## exp/zinc
==> flow/design.v (excerpt) <==
module convolution_stage2 (
          in1,
          in2,
          in3,
          in4,
          in5,
          in6,
          in7,
          in8,
          clk,
          rst,
          start,
          conv_out
  );
input [99:0] in1, in2, in3, in4, in5, in6, in7, in8;
input         clk, rst, start;
output reg [7:0] conv_out;
wire  [3:0]  in1_1, in1_2, in1_3, in1_4, in1_5, in1_6, in1_7, in1_8, in1_9, in1_10, in1_11, in1_12, in1_13;
wire [3:0]   in1_14, in1_15, in1_16, in1_17, in1_18, in1_19, in1_20, in1_21, in1_22, in1_23, in1_24, in1_25;
wire  [3:0]  in2_1, in2_2, in2_3, in2_4, in2_5, in2_6, in2_7, in2_8, in2_9, in2_10, in2_11, in2_12, in2_13;
wire [3:0]   in2_14, in2_15, in2_16, in2_17, in2_18, in2_19, in2_20, in2_21, in2_22, in2_23, in2_24, in2_25;
wire  [3:0]  in3_1, in3_2, in3_3, in3_4, in3_5, in3_6, in3_7, in3_8, in3_9, in3_10, in3_11, in3_12, in3_13;
wire [3:0]   in3_14, in3_15, in3_16, in3_17, in3_18, in3_19, in3_20, in3_21, in3_22, in3_23, in3_24, in3_25;
wire  [3:0]  in4_1, in4_2, in4_3, in4_4, in4_5, in4_6, in4_7, in4_8, in4_9, in4_10, in4_11, in4_12, in4_13;
wire [3:0]   in4_14, in4_15, in4_16, in4_17, in4_18, in4_19, in4_20, in4_21, in4_22, in4_23, in4_24, in4_25;
wire  [3:0]  in5_1, in5_2, in5_3, in5_4, in5_5, in5_6, in5_7, in5_8, in5_9, in5_10, in5_11, in5_12, in5_13;
wire [3:0]   in5_14, in5_15, in5_16, in5_17, in5_18, in5_19, in5_20, in5_21, in5_22, in5_23, in5_24, in5_25;
wire  [3:0]  in6_1, in6_2, in6_3, in6_4, in6_5, in6_6, in6_7, in6_8, in6_9, in6_10, in6_11, in6_12, in6_13;
  ...
make LEC_CHECK=0 CAP_MARGIN=20 CELL_PAD_IN_SITES_GLOBAL_PLACEMENT=3 CORE_MARGIN=2 CORE_UTILIZATION=27 SLEW_MARGIN=10 finish   # period 14.0 ns
run.sh (not shown) runs the stock make flow with config.mk's settings and CLKGATE_MAP_FILE=.
Setup changes, exp/zinc to exp/ember
- changing SLEW_MARGIN from 10 to 20
- removing CELL_PAD_IN_SITES_GLOBAL_PLACEMENT (formerly 3)
- changing CORE_UTILIZATION from 27 to 67
- setting ABC_AREA to 1 for the first time
- setting CTS_CLUSTER_SIZE to 100 for the first time
- setting TNS_END_PERCENT to 5 for the first time
- setting CORE_ASPECT_RATIO to 0.5 for the first time
- setting CTS_CLUSTER_DIAMETER to 342 for the first time
==> results <==
Against exp/zinc, the final cell area of exp/ember is higher. As far as leftover overflow at the end of global routing is concerned, exp/ember and exp/zinc perform about the same. Per the comparison of exp/ember with exp/zinc, post-CTS setup-driven buffer insertion count did not really move; synthesis-to-finish area growth decreased by 4.1 points relative to the old numbers; met1 wire length lower.
Setup changes, exp/ember to exp/umber
- GPL_ROUTABILITY_DRIVEN newly set to 0
- MAX_ROUTING_LAYER newly set to met5
- CORE_UTILIZATION changed from 67 to 48
- SLEW_MARGIN changed from 20 to 5
- CAP_MARGIN changed from 20 to 35
- SETUP_SLACK_MARGIN newly set to 0.7
- GPL_TIMING_DRIVEN newly set to 0
- CTS_CLUSTER_DIAMETER changed from 342 to 339
- CORE_ASPECT_RATIO changed from 0.5 to 1.96
- CTS_CLUSTER_SIZE removed (was 100)
- CELL_PAD_IN_SITES_DETAIL_PLACEMENT newly set to 2
[summary]
- exp/umber terminated abnormally: 3_5_place_dp reported DPL-0033.
- Compared with exp/ember, in exp/umber number of synthesized flops with an enable pin has remained practically unchanged; floorplan utilization fell by 20 points; core area increased by about 40% relative to the old numbers; number of standard cells after synthesis barely changed.
- Cmp exp/ember and exp/umber / overall die width / higher: exp/ember
- Going from exp/ember to exp/umber, the die area was found to have gone up by 39%.
- Summary: with exp/ember as the reference, die extent in y in exp/umber moved up by more than 100%.
The inputs of exp/quartz differ from those of exp/umber as listed below.
- SLEW_MARGIN: 5 -> 20
- TNS_END_PERCENT: 5 -> 15
- CAP_MARGIN: 35 -> 20
- CORE_UTILIZATION: 48 -> 40
- CTS_CLUSTER_DIAMETER: 339 -> 342
- CTS_CLUSTER_SIZE: unset -> 100
- GPL_ROUTABILITY_DRIVEN: 0 -> unset
- GPL_TIMING_DRIVEN: 0 -> unset
- SETUP_SLACK_MARGIN: 0.7 -> -1.33
- MAX_ROUTING_LAYER: met5 -> unset
- CELL_PAD_IN_SITES_DETAIL_PLACEMENT: 2 -> unset
- CORE_ASPECT_RATIO: 1.96 -> 0.5
Findings:
Die area (lower): exp/umber
exp/quartz ended with more width of the die than exp/umber.
In the tables for exp/umber and exp/quartz, fraction of the core area occupied by cells at floorplan reads lower with exp/quartz.
Higher area of the core region goes to exp/quartz over exp/umber.
exp/quartz did not stop at any stage, and its layout met the timing, design-rule and antenna checks.
Status: share of synthesized cell area in and-or and or-and compound cells parity (exp/umber, exp/quartz)

---

Starting RTL as in the previous note.
## convolution_stage2
module convolution_stage2 (
          in1,
          in2,
          in3,
          in4,
          in5,
          in6,
          in7,
          in8,
          clk,
          rst,
          start,
          conv_out
  );
clock: 7.61 ns
lec_check: 0
abc_area: 0
cap_margin: 20
core_aspect_ratio: 0.71
core_margin: 2
core_utilization: 70
gpl_routability_driven: 0
gpl_timing_driven: 1
max_routing_layer: met5
place_density: 0.67
setup_slack_margin: -0.47
slew_margin: 25
tns_end_percent: 95
The baseline ended with an error in 5_1_grt.
Rerun with:
CORE_ASPECT_RATIO = 0.94   (was 0.71)
CORE_UTILIZATION = 58   (was 70)
PLACE_DENSITY = 0.49   (was 0.67)
SETUP_SLACK_MARGIN = 0.21   (was -0.47)
clock period = 7.48 ns   (was 7.61 ns; I/O delays follow)
This time the run produced a layout that fails on negative setup slack.
Area after synthesis does not change.
Die area went up by 20%.
Synthesized cell count is unchanged.
Rerun with:
ABC_AREA = not set   (was 0)
CORE_ASPECT_RATIO = not set   (was 0.94)
CORE_UTILIZATION = 40   (was 58)
GPL_ROUTABILITY_DRIVEN = not set   (was 0)
GPL_TIMING_DRIVEN = not set   (was 1)
MAX_ROUTING_LAYER = not set   (was met5)
PLACE_DENSITY = not set   (was 0.49)
SETUP_SLACK_MARGIN = not set   (was 0.21)
SLEW_MARGIN = 20   (was 25)
TNS_END_PERCENT = not set   (was 95)
clock period = 14.0 ns   (was 7.48 ns; I/O delays follow)
With this change the flow completed without violations.
Final cell count decreases by a few percent.
Wire length increases by a few percent.
Worst hold slack gains 1.3 ns.
Area after synthesis does not change.
Rerun with:
ABC_AREA = 1   (was not set)
CORE_ASPECT_RATIO = 1.98   (was not set)
CTS_CLUSTER_DIAMETER = 342   (was not set)
CTS_CLUSTER_SIZE = 100   (was not set)
Setup slack is worse by 0.15 ns; synthesized area went up by 5.9%; global-route usage climbs by 1.4 points; final cell count is higher by 30%; utilization increases by 2.7 points.

---

Starting RTL as in the previous note.
clock: 6.47 ns
lec_check: 0
abc_area: 1
cap_margin: 20
core_aspect_ratio: 1.35
core_margin: 2
core_utilization: 72
cts_cluster_diameter: 379
cts_cluster_size: 100
setup_slack_margin: -0.62
slew_margin: 20
The first run died in clock tree synthesis (4_1_cts) with DPL-0033.
Then changed:
Settings changed: ABC_AREA 1 to unset, CORE_ASPECT_RATIO 1.35 to unset, CORE_UTILIZATION 72 to 68, CTS_CLUSTER_DIAMETER 379 to unset, CTS_CLUSTER_SIZE 100 to 41, SETUP_SLACK_MARGIN -0.62 to unset.
Clock period 6.47 ns to 12.2 ns, I/O delays scaled along.
=> This time the run completed, yet does not pass: negative setup slack. Synthesized area is lower by 5.6%. Synthesized cell count is lower by 24%. Die area barely changes.
Then changed:
Settings changed: CORE_UTILIZATION 68 to 71, CTS_CLUSTER_DIAMETER set to 200, SETUP_SLACK_MARGIN set to -0.98.
Clock period 12.2 ns to 11.9 ns, I/O delays scaled along.
Result: Now the flow ended with an error in global routing (5_1_grt). Area after synthesis is unchanged. Synthesized cell count does not change. Die size is lower by a few percent.
Then changed:
Settings changed: CORE_UTILIZATION 71 to 58, CTS_CLUSTER_DIAMETER 200 to unset, CTS_CLUSTER_SIZE 41 to unset, SETUP_SLACK_MARGIN -0.98 to unset.
Clock period 11.9 ns to 10.0 ns, I/O delays scaled along.
With this change the flow finished with negative setup slack left.
Synthesized cell count stays the same.
Die area grows by about 22%.
Area after synthesis stays the same.
Then changed:
Settings changed: CORE_UTILIZATION 58 to 24.
Clock period 10.0 ns to 13.5 ns, I/O delays scaled along.
=> This time the run finished with timing, DRC and antenna clean; die size goes up by 140%; global-route usage fell by 21 points; routed wire length climbs by 9.9%; core utilization went down by 47 points; area after synthesis does not change.

---

## build 49
convolution_stage2 again, from the RTL that the note above started with.
==> flow/design.v (excerpt) <==
module convolution_stage2 (
          in1,
          in2,
          in3,
          in4,
          in5,
          in6,
          in7,
          in8,
          clk,
          rst,
          start,
          conv_out
  );
clock: 6.47 ns
lec_check: 0
abc_area: 1
cap_margin: 20
core_margin: 2
core_utilization: 72
cts_cluster_diameter: 379
setup_slack_margin: -0.62
slew_margin: 20
Build 49 never completed; the flow aborted with a tool error in 5_1_grt.
Modified inputs, build 79 compared to build 49
- CTS_CLUSTER_DIAMETER no longer set, was 379
- SETUP_SLACK_MARGIN no longer set, was -0.62
- ABC_AREA no longer set, was 1
- CORE_UTILIZATION now 40, was 72
- the clock period (ns, I/O delays scaled along) now 13.5, was 6.47
==> results <==
Build 79: all stages complete, timing, DRC and antenna checks passed. Compared build 49 against build 79; fraction of the mapped netlist area in compound gates within noise. Build 79 vs. build 49: number of buffers inserted to repair setup after CTS went down by 22. Synthesized net count, build 49 and build 79: smaller value in build 79. Going from build 49 to build 79, the die width was found to have gone up by 30%. From build 49 to build 79 the numbers moved as follows: count of instantiated cells in the yosys netlist went down by 2281, per-instance average area after synthesis saw an increase.
Changes in build 73 relative to build 79:
- setting CTS_CLUSTER_DIAMETER to 85 for the first time
- changing CORE_UTILIZATION from 40 to 72
- changing the clock period (ns, I/O delays scaled along) from 13.5 to 9.75
--- outcome ---
No final results exist for build 73, since it was stopped by error GRT-0116 during 5_1_grt. Compared with build 79, build 73 shows placer congestion estimate higher by about 13%. Share of flip-flops with an asynchronous set or reset after synthesis: build 73 vs build 79 identical. The number of rows created at floorplan of build 73 is lower than that of build 79. Delta(height of the die, build 73 - build 79) < 0. Core utilization before placement ends up lower on build 79. From build 79 to build 73 the numbers moved as follows: placed wire-length estimate went up by about 8%; die outline width went down by about 25%. Number of setup buffers added after CTS is higher on build 73. The die size of build 73 is lower than that of build 79. Looking at build 79 and build 73, the fraction of the mapped netlist area in simple logic gates is a wash. Build 73 against build 79; placed instance count is up slightly.
--- input diff build 73..build 47 ---
- clearing CTS_CLUSTER_DIAMETER, which used to be 85
- swapping 72 for 52 in CORE_UTILIZATION
- swapping 9.75 for 8.15 in the clock period (ns, I/O delays scaled along)
==> results <==
Build 47: all stages done; final checks FAILED (setup timing). Compared with build 73, build 47 shows post-DP HPWL that has gone down by more than 10%. From build 73 to build 47 the numbers moved as follows: worst slack at placement saw a decrease, count of buffers added by post-CTS timing repair for setup saw an increase. Build 73 -> build 47: maximum clock insertion buffer count delta 0, exact match.
